Setup of run 1:
// drawing_line_top
module drawing_line_top(
    input logic clk,
    input logic rst,
    output logic Hsync,
    output logic Vsync,
    output logic [3:0] vgaRed,
    output logic [3:0] vgaGreen,
    output logic [3:0] vgaBlue,
    input logic [11:0] x0,y0,x1,y1,
    output logic disp_en,
    output logic vga_clk,
    output logic [11:0] v_cntr, h_cntr
    );
    logic  vga_clk_buff;
    logic  vga_ce;
    clock_div#(4) vga_clk_mod(.clock(clk), .reset(rst), .div_clock(vga_clk_buff), .tick(vga_ce) ); 
    logic [11:0] v_cntr_buff, h_cntr_buff;
    logic Hsync_buff, Vsync_buff, disp_en_buff;   
    vga_controller#(
         .h_actv_pixel(50), 
         .h_sync_pulse(2),
         .h_back_porch(1),
         .h_front_porch(3),
         .h_sync_pol(0),
         .v_actv_pixel(60),
         .v_sync_pulse(1),
         .v_back_porch(1),
         .v_front_porch(1),
         .v_sync_pol(0)
    ) vgatxt(.clk(clk), .ce(vga_ce), .reset(rst), .h_sync(Hsync_buff), .v_sync(Vsync_buff), .h_counter_out(h_cntr_buff), .v_counter_out(v_cntr_buff), .disp_enable(disp_en_buff));
    logic [11:0] pix_y,pix_x;  
    line_drawer drw1(.nx0(x0), .nx1(x1),.disp_en(disp_en_buff), .rst(rst), .Vsync(Vsync_buff), .ny0(y0), .ny1(y1), .v_cntr(v_cntr_buff), .h_cntr(h_cntr_buff), .clk(clk), .ce(vga_ce), .y(pix_y), .x(pix_x)); 
    logic [3:0] red_r, green_r, blue_r;  
    assign {vgaRed, vgaGreen, vgaBlue} = {red_r, green_r, blue_r}; 
    always_ff @(posedge clk or posedge rst)begin
        if (rst) begin
            {red_r, green_r, blue_r} <= {4'b0 ,4'b0 , 4'b0};
        end
        else if (vga_ce) begin
            if (( (h_cntr_buff == pix_x && v_cntr_buff == pix_y ))&& disp_en_buff == 1'b1 )begin
                {red_r, green_r, blue_r} <= {4'hf,4'b0,4'b0};
            end  
            else if (disp_en_buff == 1'b1) begin
                {red_r, green_r, blue_r} <= {4'b1111,4'b1111,4'b1111};
            end
            else begin
                {red_r, green_r, blue_r} <= {4'b0 ,4'b0 , 4'b0}; 
            end
        end
    end
    assign vga_clk = vga_clk_buff;
    always_ff @(posedge clk or posedge rst)begin
        if (rst) begin
            v_cntr <= 12'd0;
            h_cntr <= 12'd0;
            Vsync <= 1'b1;
            Hsync <= 1'b1;
            disp_en <= 1'b0;
        end
        else if (vga_ce) begin
  ...
Size in the first run: about 4900 cells after synthesis, roughly 290 flip-flops, ~90 I/O pins, roughly 32000 sq um of cells after synthesis.
==> flow/config.mk <==
export PLATFORM = sky130hd
export DESIGN_NAME = drawing_line_top
export DESIGN_NICKNAME = drawing_line_top
export VERILOG_FILES = /design/flow/design.v
export SDC_FILE = /design/flow/constraint.sdc
export NUM_CORES = 4
export LEC_CHECK = 0
export ABC_AREA = 1
export CAP_MARGIN = 20
export CORE_MARGIN = 2
export CORE_UTILIZATION = 70
export CTS_CLUSTER_DIAMETER = 204
export CTS_CLUSTER_SIZE = 72
export HOLD_SLACK_MARGIN = -0.09
export SETUP_SLACK_MARGIN = -0.13
export SLEW_MARGIN = 20
==> flow/constraint.sdc <==
create_clock -name core_clock -period 3.76 [get_ports {clk}]
set_input_delay 0.7520 -clock core_clock [delete_from_list [all_inputs] [get_ports {clk}]]
set_output_delay 0.7520 -clock core_clock [all_outputs]
set_load 0.01 [all_outputs]
run.sh (not shown) runs the stock make flow with config.mk's settings and CLKGATE_MAP_FILE=.
Stage in which a tool error killed run 1: global routing.
Modified inputs, run 2 compared to run 1
Settings: swapping 70 for 64 in CORE_UTILIZATION; clearing CTS_CLUSTER_DIAMETER, which used to be 204; clearing ABC_AREA, which used to be 1; clearing HOLD_SLACK_MARGIN, which used to be -0.09; swapping -0.13 for 1.27 in SETUP_SLACK_MARGIN; clearing CTS_CLUSTER_SIZE, which used to be 72; swapping 3.76 for 6.73 in the clock period (ns, I/O delays scaled along).
--- outcome ---
- Summary — area share of fa/ha/maj cells after synthesis, run 2 relative to run 1: higher, by 0.90 points.
- Run 2 vs run 1 — sequential element share of the synthesized area rose 1.1 points.
- From run 1 to run 2 the numbers moved as follows: number of buffers added to fix hold violations after cts about even; post-synth area from yosys stat decreased by 1500 sq um relative to the old numbers; total number of clock tree sinks held.
- Taking run 1 over run 2, the synthesized area per cell ratio works out to 0.832.
- Per the final summary, run 2 finished and its layout is clean on timing, DRC and antenna.
- Area of the placeable core: run 2 worse than run 1

========
drawing_line_top again, from the RTL that the note above started with.
==> flow/design.v (excerpt) <==
module drawing_line_top(
    input logic clk,
    input logic rst,
    output logic Hsync,
    output logic Vsync,
    output logic [3:0] vgaRed,
    output logic [3:0] vgaGreen,
    output logic [3:0] vgaBlue,
    input logic [11:0] x0,y0,x1,y1,
    output logic disp_en,
    output logic vga_clk,
    output logic [11:0] v_cntr, h_cntr
    );
    logic  vga_clk_buff;
    logic  vga_ce;
    clock_div#(4) vga_clk_mod(.clock(clk), .reset(rst), .div_clock(vga_clk_buff), .tick(vga_ce) ); 
    logic [11:0] v_cntr_buff, h_cntr_buff;
    logic Hsync_buff, Vsync_buff, disp_en_buff;   
    vga_controller#(
         .h_actv_pixel(50), 
         .h_sync_pulse(2),
         .h_back_porch(1),
         .h_front_porch(3),
         .h_sync_pol(0),
         .v_actv_pixel(60),
         .v_sync_pulse(1),
         .v_back_porch(1),
         .v_front_porch(1),
         .v_sync_pol(0)
    ) vgatxt(.clk(clk), .ce(vga_ce), .reset(rst), .h_sync(Hsync_buff), .v_sync(Vsync_buff), .h_counter_out(h_cntr_buff), .v_counter_out(v_cntr_buff), .disp_enable(disp_en_buff));
    logic [11:0] pix_y,pix_x;  
    line_drawer drw1(.nx0(x0), .nx1(x1),.disp_en(disp_en_buff), .rst(rst), .Vsync(Vsync_buff), .ny0(y0), .ny1(y1), .v_cntr(v_cntr_buff), .h_cntr(h_cntr_buff), .clk(clk), .ce(vga_ce), .y(pix_y), .x(pix_x)); 
    logic [3:0] red_r, green_r, blue_r;  
    assign {vgaRed, vgaGreen, vgaBlue} = {red_r, green_r, blue_r}; 
    always_ff @(posedge clk or posedge rst)begin
        if (rst) begin
            {red_r, green_r, blue_r} <= {4'b0 ,4'b0 , 4'b0};
        end
        else if (vga_ce) begin
            if (( (h_cntr_buff == pix_x && v_cntr_buff == pix_y ))&& disp_en_buff == 1'b1 )begin
  ...
export LEC_CHECK = 0
export ABC_AREA = 0
export CAP_MARGIN = 20
export CORE_ASPECT_RATIO = 0.66
export CORE_MARGIN = 2
export CORE_UTILIZATION = 40
export CTS_CLUSTER_SIZE = 81
export GPL_TIMING_DRIVEN = 0
export HOLD_SLACK_MARGIN = 0.16
export MAX_ROUTING_LAYER = met4
export PLACE_DENSITY_LB_ADDON = 0.26
export SLEW_MARGIN = 20
create_clock -name core_clock -period 10.0 [get_ports {clk}]
Then changed:
==> flow/config.mk (replaced) <==
export PLATFORM = sky130hd
export DESIGN_NAME = drawing_line_top
export DESIGN_NICKNAME = drawing_line_top
export VERILOG_FILES = /design/flow/design.v
export SDC_FILE = /design/flow/constraint.sdc
export NUM_CORES = 4
export LEC_CHECK = 0
export CAP_MARGIN = 20
export CORE_MARGIN = 2
export CORE_UTILIZATION = 62
export CTS_CLUSTER_SIZE = 95
export SLEW_MARGIN = 20
==> flow/constraint.sdc (replaced) <==
create_clock -name core_clock -period 6.32 [get_ports {clk}]
set_input_delay 1.2640 -clock core_clock [delete_from_list [all_inputs] [get_ports {clk}]]
set_output_delay 1.2640 -clock core_clock [all_outputs]
set_load 0.01 [all_outputs]
=> Wire length came out lower by 20%. Clock-buffer cell count is higher by 9. Die area drops by 35%. Fmax goes up by 25%. Via count is lower by 4.4%. Sequential share of layout area is higher by 0.55 points. Final cell count falls by 9.6%.
Then changed:
--- a/flow/config.mk
+++ b/flow/config.mk
@@ -7,0 +8 @@
+export ABC_AREA = 0
@@ -8,0 +10 @@
+export CORE_ASPECT_RATIO = 0.71
@@ -10,2 +12,4 @@
-export CORE_UTILIZATION = 62
-export CTS_CLUSTER_SIZE = 95
+export CORE_UTILIZATION = 70
+export CTS_CLUSTER_DIAMETER = 204
+export CTS_CLUSTER_SIZE = 72
+export SETUP_SLACK_MARGIN = 1.19
==> flow/constraint.sdc (replaced) <==
create_clock -name core_clock -period 4.58 [get_ports {clk}]
set_input_delay 0.9160 -clock core_clock [delete_from_list [all_inputs] [get_ports {clk}]]
set_output_delay 0.9160 -clock core_clock [all_outputs]
set_load 0.01 [all_outputs]
Result:
- This time the run died in global routing (5_1_grt) with GRT-0232
- synthesized cell count does not change
- area after synthesis stays the same
- die size decreases by 11%
Then changed:
--- a/flow/config.mk
+++ b/flow/config.mk
@@ -8 +7,0 @@
-export ABC_AREA = 0
@@ -10 +8,0 @@
-export CORE_ASPECT_RATIO = 0.71
@@ -13,3 +11,5 @@
-export CTS_CLUSTER_DIAMETER = 204
-export CTS_CLUSTER_SIZE = 72
-export SETUP_SLACK_MARGIN = 1.19
+export CTS_CLUSTER_DIAMETER = 354
+export CTS_CLUSTER_SIZE = 22
+export HOLD_SLACK_MARGIN = -0.08
+export MAX_ROUTING_LAYER = met4
+export SETUP_SLACK_MARGIN = 0.86
==> flow/constraint.sdc (replaced) <==
create_clock -name core_clock -period 5.02 [get_ports {clk}]
set_input_delay 1.0040 -clock core_clock [delete_from_list [all_inputs] [get_ports {clk}]]
set_output_delay 1.0040 -clock core_clock [all_outputs]
set_load 0.01 [all_outputs]
What happened: Now the flow finished with timing, DRC and antenna clean. Area after synthesis is unchanged. Synthesized cell count stays the same. Die area hardly moves.

========
drawing_line_top again, from the RTL that the note above started with.
Settings: LEC_CHECK=0, ABC_AREA=1, CAP_MARGIN=20, CORE_MARGIN=2, CORE_UTILIZATION=47, CTS_CLUSTER_SIZE=88, MAX_ROUTING_LAYER=met4, MIN_ROUTING_LAYER=met2, PLACE_DENSITY=0.79, SLEW_MARGIN=0, TNS_END_PERCENT=50; clock period 5.86 ns.
The baseline never finished: it broke off in 5_1_grt.
Edit:
==> flow/config.mk (replaced) <==
export PLATFORM = sky130hd
export DESIGN_NAME = drawing_line_top
export DESIGN_NICKNAME = drawing_line_top
export VERILOG_FILES = /design/flow/design.v
export SDC_FILE = /design/flow/constraint.sdc
export NUM_CORES = 4
export LEC_CHECK = 0
export CAP_MARGIN = 20
export CORE_MARGIN = 2
export CORE_UTILIZATION = 33
export SLEW_MARGIN = 20
==> flow/constraint.sdc (replaced) <==
create_clock -name core_clock -period 13.5 [get_ports {clk}]
set_input_delay 2.7000 -clock core_clock [delete_from_list [all_inputs] [get_ports {clk}]]
set_output_delay 2.7000 -clock core_clock [all_outputs]
set_load 0.01 [all_outputs]
The new run completed with no timing, DRC or antenna violations.
Area after synthesis fell by about 4.7%.
Die size increases by about 35%.
Synthesized cell count went down by 21%.
Edit:
--- a/flow/config.mk
+++ b/flow/config.mk
@@ -10 +10 @@
-export CORE_UTILIZATION = 33
+export CORE_UTILIZATION = 40
==> flow/constraint.sdc (replaced) <==
create_clock -name core_clock -period 6.11 [get_ports {clk}]
set_input_delay 1.2220 -clock core_clock [delete_from_list [all_inputs] [get_ports {clk}]]
set_output_delay 1.2220 -clock core_clock [all_outputs]
set_load 0.01 [all_outputs]
=>
- combinational power rises by 120%
- sequential cell count is unchanged
- maximum frequency rises by 5.3%
- via count falls by 0.69%
- power rises by about 120%
- sequential share of layout area stays flat
- setup slack gets worse by 7100 ps
- non-clock buffer count rises by 25
- sequential power rises by about 120%
Edit:
--- a/flow/config.mk
+++ b/flow/config.mk
@@ -7,0 +8 @@
+export ABC_AREA = 1
@@ -10 +11 @@
-export CORE_UTILIZATION = 40
+export CORE_UTILIZATION = 52
==> flow/constraint.sdc (replaced) <==
create_clock -name core_clock -period 4.54 [get_ports {clk}]
set_input_delay 0.9080 -clock core_clock [delete_from_list [all_inputs] [get_ports {clk}]]
set_output_delay 0.9080 -clock core_clock [all_outputs]
set_load 0.01 [all_outputs]
What happened:
- fmax rose by 26%
- sequential power came out higher by 16%
- synthesized cell count climbs by 26%
- wire length goes up by 18%
- die size falls by 19%
- cell count went up by 22%
- clock power goes up by 23%
- final area rises by 9.4%
Edit:
--- a/flow/config.mk
+++ b/flow/config.mk
@@ -8 +7,0 @@
-export ABC_AREA = 1
@@ -10,2 +9,3 @@
-export CORE_MARGIN = 2
-export CORE_UTILIZATION = 52
+export CORE_MARGIN = 4
+export CORE_UTILIZATION = 40
+export SETUP_SLACK_MARGIN = -0.85
@@ -12,0 +13 @@
+export TNS_END_PERCENT = 35
==> flow/constraint.sdc (replaced) <==
create_clock -name core_clock -period 10.0 [get_ports {clk}]
set_input_delay 2.0000 -clock core_clock [delete_from_list [all_inputs] [get_ports {clk}]]
set_output_delay 2.0000 -clock core_clock [all_outputs]
set_load 0.01 [all_outputs]
Routed wire length came out lower by about a fifth.
Global-route usage came out lower by 12 points.
Clock skew came out lower by 6.4 ps.
First-iteration DRC count came out lower by a quarter to a third.
Area after synthesis came out lower by a few percent.
Non-clock buffer count came out lower by 244.
Power figures rest on the tool's default switching activity, not on a simulated workload.
